==> 06-21: inputs <==
==> flow/design.v (excerpt) <==
module alu_top(clk, a, b, op, out, carry_out, over_flow, zero);
Settings: LEC_CHECK=0, ABC_AREA=1, CAP_MARGIN=20, CORE_ASPECT_RATIO=1.2, CORE_MARGIN=2, CORE_UTILIZATION=72, CTS_CLUSTER_DIAMETER=218, CTS_CLUSTER_SIZE=72, PLACE_DENSITY_LB_ADDON=0.14, SETUP_SLACK_MARGIN=-0.72, SLEW_MARGIN=20; clock period 13.3 ns.
run.sh (not shown) runs the stock make flow with config.mk's settings and CLKGATE_MAP_FILE=.
==> 11-14: changes against 06-21 <==
==> flow/config.mk (replaced) <==
export PLATFORM = sky130hd
export DESIGN_NAME = alu_top
export DESIGN_NICKNAME = alu_top
export VERILOG_FILES = /design/flow/design.v
export SDC_FILE = /design/flow/constraint.sdc
export NUM_CORES = 4
export LEC_CHECK = 0
export CAP_MARGIN = 20
export CORE_MARGIN = 2
export CORE_UTILIZATION = 67
export CTS_CLUSTER_DIAMETER = 256
export CTS_CLUSTER_SIZE = 99
export PLACE_DENSITY = 0.71
export SLEW_MARGIN = 20
==> flow/constraint.sdc (replaced) <==
create_clock -name core_clock -period 7.18 [get_ports {clk}]
set_input_delay 1.4360 -clock core_clock [delete_from_list [all_inputs] [get_ports {clk}]]
set_output_delay 1.4360 -clock core_clock [all_outputs]
set_load 0.01 [all_outputs]
==> results <==
item	11-14	06-21
Status	failed layout checks	failed layout checks
Violated checks	setup timing	setup timing
Global Route met3 Usage	7.033%	9.562%
Detailed Routing Iterations Pass 1	8	9
Die Y	99.95 um	103.7 um
Finished Core Util	90.96%	92.91%
Routability congestion estimate	1.040	0.8962
Clock network fraction of total power	17.4%	19.5%
IR drop worst, VDD	184.9 uV	105.3 uV
Buffer and inverter count on the worst path	4	3
Sw Pwr	0.0007868 W	0.0004151 W
Core ar.	9065 sq um	8063 sq um
Cell total in the yosys stat output	641	690
Met1 track demand over resource in global routing	42.18%	47.54%
Transition time at the pin with the least slew margin	1119 ps	869.8 ps
Skew-Pair Late Insertion Delay	380 ps	410 ps
Proportion of power drawn by flip-flops and latches	32.1%	34.4%
Fmax	0.07411 GHz	0.07084 GHz
Largest net degree at the start of global routing	66	41
Non-filler instance count after layout	916	904
Largest fanout on the critical path	8	7
Worst hold slack across all endpoints	918.3 ps	846.6 ps
Sequential-to-total area share from yosys stat	34.08%	35.28%
Post-route minimum period	13490 ps	14120 ps
Power density of the placed cells	263.3 nW/um^2	146.4 nW/um^2

==> trial 15: inputs <==
==> flow/design.v <==
module alu_top(clk, a, b, op, out, carry_out, over_flow, zero);
input clk;
input [31:0] a, b;
input [2:0] op;
output reg [31:0] out;
output reg carry_out, over_flow, zero;
reg [31:0] a_r, b_r;
reg [2:0] op_r;
wire [31:0] alu_out;
wire alu_carry_out, alu_over_flow, alu_zero;
ALU alu_core(a_r, b_r, op_r, alu_out, alu_carry_out, alu_over_flow, alu_zero);
always @(posedge clk) begin
	a_r <= a;
	b_r <= b;
	op_r <= op;
	out <= alu_out;
	carry_out <= alu_carry_out;
	over_flow <= alu_over_flow;
	zero <= alu_zero;
end
endmodule

module xorgate(a, b, out);
output[31:0] out;
input wire[31:0] a, b;
generate  
genvar index;
for (index = 0; index<32; index = index + 1)
	begin: xorgen
		xor xor1(out[index], a[index], b[index]);
	end
endgenerate
endmodule
module andgate(a, b, out);
output[31:0] out;
input[31:0] a, b;
generate  
genvar index;
for (index = 0; index<32; index = index + 1)
	begin: andgen
		and and1(out[index], a[index], b[index]);  
	end
endgenerate
endmodule
module orgate(a, b, out);
output[31:0] out;
input[31:0] a, b;
generate  
genvar index;
for (index = 0; index<32; index = index + 1)
	begin: orgen
		or or1(out[index], a[index], b[index]);
	end
endgenerate
endmodule
module adder(sum, carryout, a, b, carryin);
output sum, carryout;
input a, b, carryin;
xor sumbit(sum, a, b, carryin);
and bc(b_c, b, carryin);
and ac(a_c, a, carryin);
and ab(a_b, a, b);
or cout(carryout, b_c, a_c, a_b);
endmodule
module adder32Bit(addo, carryout, over_flow, A, B, carry_in);
output[31:0] addo;  
output carryout;  
output over_flow;  
input[31:0] A;  
input[31:0] B;  
input carry_in;
wire[31:0] carry_oarray;
adder adder_init (addo[0], carry_oarray[0], A[0], B[0], carry_in);
adder adder1 (addo[1], carry_oarray[1], A[1], B[1], carry_oarray[0]);
generate  
genvar index;
for (index = 2; index<32; index = index + 1)
	begin: add32b
	adder addergen (addo[index], carry_oarray[index], A[index], B[index], carry_oarray[index-1]);
	end
endgenerate
assign carryout = carry_oarray[31];
wire abxor, abcoutxor;
xor xor1(abxor, A[31], B[31]);
xor xor2(abcoutxor, carryout, abxor);
xor xor3(over_flow, addo[31], abcoutxor);
endmodule 
module slt(sum, overflow, slto);
input[31:0] sum;
input overflow;
output slto;
xor slt_xor(slto, sum[31], overflow);
endmodule
module structuralMultiplexer(out, mux_command, ando, oro, xoro, addo, slto);
output[31:0] out;
input[2:0] mux_command;  
input[31:0] ando;  
input[31:0] oro;  
input[31:0] xoro;  
input[31:0] addo;  
input slto;  
wire[2:0] inv_command;
wire[31:0] enableand, enableor, enablexor, enableadd;  
wire enableslt;  
not notCommand0(inv_command[0], mux_command[0]);  
not notCommand1(inv_command[1], mux_command[1]);
not notCommand2(inv_command[2], mux_command[2]);
and slt_and(enableslt, slto, inv_command[2], mux_command[1], inv_command[0]);
generate
genvar index;
for (index = 0; index<32; index = index + 1)
	begin: muxgen 
		and ando_and(enableand[index], ando[index], inv_command[2], mux_command[1], mux_command[0]);  
		and oro_and(enableor[index], oro[index], mux_command[2], inv_command[1], inv_command[0]);  
		and xoro_and(enablexor[index], xoro[index], inv_command[2], inv_command[1], mux_command[0]);  
		and addo_and(enableadd[index], addo[index], inv_command[2], inv_command[1], inv_command[0]);  
		or or1(out[index], enableand[index],  enableor[index], enablexor[index], enableadd[index], enableslt);  
	end
endgenerate
endmodule
module LUT(mux_command, a_inv, b_inv, carry_in, allow_overflow, addr);
output reg[2:0] mux_command;
output reg a_inv;
output reg b_inv;
output reg carry_in;
output reg allow_overflow;
input[2:0] addr;
always @ (addr) begin
	case(addr)
	3'd0: begin mux_command = 3'b000; a_inv = 0; b_inv = 0; carry_in = 0; allow_overflow = 1; end  
	3'd1: begin mux_command = 3'b000; a_inv = 0; b_inv = 1; carry_in = 1; allow_overflow = 1; end  
	3'd2: begin mux_command = 3'b001; a_inv = 0; b_inv = 0; carry_in = 0; allow_overflow = 1; end  
	3'd3: begin mux_command = 3'b010; a_inv = 0; b_inv = 1; carry_in = 1; allow_overflow = 0; end  
	3'd4: begin mux_command = 3'b011; a_inv = 0; b_inv = 0; carry_in = 0; allow_overflow = 1; end  
	3'd6: begin mux_command = 3'b011; a_inv = 1; b_inv = 1; carry_in = 0; allow_overflow = 1; end  
	3'd7: begin mux_command = 3'b100; a_inv = 0; b_inv = 0; carry_in = 0; allow_overflow = 1; end  
	3'd5: begin mux_command = 3'b100; a_inv = 1; b_inv = 1; carry_in = 0; allow_overflow = 1; end  
default: $display("Please check inputs");
endcase
end
endmodule
module ALU(a, b, addr, out, carry_out, over_flow, zero);
input[31:0] a, b;
input[2:0] addr;  
output[31:0] out;
output carry_out, over_flow, zero;
wire carry_in, b_inv;  
wire a_inv, allow_overflow;  
wire[2:0] mux_command;
wire[31:0] A, B;  
wire[31:0] addo, xoro, ando, oro;
wire slto;
LUT lookuptable(mux_command, a_inv, b_inv, carry_in, allow_overflow, addr);
generate
genvar index;
for (index = 0; index<32; index = index + 1)
	begin: abinv_gen
		xor a_invgen(A[index], a[index], a_inv);  
		xor b_invgen(B[index], b[index], b_inv);  
	end
endgenerate
andgate and_gate(A, B, ando);  
orgate or_gate(A, B, oro);  
xorgate xor_gate(A, B, xoro);  
adder32Bit add_gate(addo, carry_out, over_flow, A, B, carry_in);  
slt slt_gate(addo, over_flow, slto);
and allowoverflow_and(overflow, over_flow, allow_overflow);
structuralMultiplexer mux_structure(out, mux_command, ando, oro, xoro, addo, slto);
wire[31:0] equal;
generate  
genvar index1;
for (index1 = 0; index1 <32; index1 = index1+1)begin
                nor nor1(equal[index1], out[index1], 0);
end
endgenerate
and and1(zero, equal[0], equal[1], equal[2], equal[3],equal[4],equal[5],equal[6],equal[7],equal[8],equal[9],equal[10],equal[11],equal[12],equal[13],equal[14],equal[15],equal[16],equal[17],equal[18],equal[19],equal[20],equal[21],equal[22],equal[23],equal[24],equal[25],equal[26],equal[27],equal[28],equal[29],equal[30],equal[31]);
endmodule
==> flow/run.sh <==
#!/bin/bash
# the make line also repeats each setting of config.mk as NAME=value (left out here)
make -C /OpenROAD-flow-scripts/flow DESIGN_CONFIG=/design/flow/config.mk WORK_HOME=/design/flow/orfs CLKGATE_MAP_FILE= finish
==> flow/config.mk <==
export PLATFORM = sky130hd
export DESIGN_NAME = alu_top
export DESIGN_NICKNAME = alu_top
export VERILOG_FILES = /design/flow/design.v
export SDC_FILE = /design/flow/constraint.sdc
export NUM_CORES = 4
export LEC_CHECK = 0
export ABC_AREA = 1
export CAP_MARGIN = 20
export CELL_PAD_IN_SITES_DETAIL_PLACEMENT = 0
export CELL_PAD_IN_SITES_GLOBAL_PLACEMENT = 0
export CORE_ASPECT_RATIO = 1.76
export CORE_MARGIN = 2
export CORE_UTILIZATION = 70
export CTS_CLUSTER_DIAMETER = 397
export CTS_CLUSTER_SIZE = 20
export GPL_ROUTABILITY_DRIVEN = 0
export MAX_ROUTING_LAYER = met4
export PLACE_DENSITY_LB_ADDON = 0.16
export SETUP_SLACK_MARGIN = -0.37
export SLEW_MARGIN = 20
export TNS_END_PERCENT = 50
==> flow/constraint.sdc <==
create_clock -name core_clock -period 13.5 [get_ports {clk}]
set_input_delay 2.7000 -clock core_clock [delete_from_list [all_inputs] [get_ports {clk}]]
set_output_delay 2.7000 -clock core_clock [all_outputs]
set_load 0.01 [all_outputs]
==> trial 87: changes against trial 15 <==
- ABC_AREA: 1 -> unset
- CELL_PAD_IN_SITES_DETAIL_PLACEMENT: 0 -> unset
- CELL_PAD_IN_SITES_GLOBAL_PLACEMENT: 0 -> unset
- CORE_ASPECT_RATIO: 1.76 -> unset
- CORE_UTILIZATION: 70 -> 18
- CTS_CLUSTER_DIAMETER: 397 -> unset
- CTS_CLUSTER_SIZE: 20 -> unset
- GPL_ROUTABILITY_DRIVEN: 0 -> unset
- MAX_ROUTING_LAYER: met4 -> unset
- PLACE_DENSITY_LB_ADDON: 0.16 -> unset
- SETUP_SLACK_MARGIN: -0.37 -> unset
- TNS_END_PERCENT: 50 -> unset
==> flow/constraint.sdc (replaced) <==
create_clock -name core_clock -period 14.2 [get_ports {clk}]
set_input_delay 2.8400 -clock core_clock [delete_from_list [all_inputs] [get_ports {clk}]]
set_output_delay 2.8400 -clock core_clock [all_outputs]
set_load 0.01 [all_outputs]
==> comparison table <==
Result of the run: trial 15 finished with violations; trial 87 no timing/DRC/antenna violations
Reasons for failing layout checks: trial 15 negative setup slack; trial 87 -
Antenna violations before repair: trial 15 0; trial 87 1
Post-Place Cells: trial 15 883; trial 87 1181
Pin count of the biggest net entering global routing: trial 15 41; trial 87 66
Data required time at the worst endpoint: trial 15 13.79 ns; trial 87 14.51 ns
OpenROAD warnings: trial 15 61; trial 87 60
Switching power total: trial 15 0.0004356 W; trial 87 0.0003821 W
Routed met1 length: trial 15 6415 um; trial 87 8620 um
Pwr Total: trial 15 0.001155 W; trial 87 0.001074 W
Clock latency (worst-skew pair): trial 15 0.36 ns; trial 87 0.37 ns
Maximum single-stage delay on the critical path: trial 15 0.46 ns; trial 87 0.49 ns
Comb gate area: trial 15 3455 um^2; trial 87 3714 um^2
Pwr per Cell Area: trial 15 150.7 nW/um^2; trial 87 130.4 nW/um^2
Part of the power in the clock network: trial 15 22.2%; trial 87 23.3%
Most numerous cell in the Yosys netlist: trial 15 nand2_1; trial 87 dfxtp_1
Clock Power: trial 15 0.000257 W; trial 87 0.000250 W
Signal buf overhead: trial 15 17.24%; trial 87 15.23%
Fmax: trial 15 71.61 MHz; trial 87 72.54 MHz
Via count normalized by instance count: trial 15 6.470; trial 87 3.888
Worst R2R Start: trial 15 a_r[0]; trial 87 alu_core.a_inv
Routing usage on met2: trial 15 65.55%; trial 87 16.64%
Power is estimated from default activity; no workload was simulated.
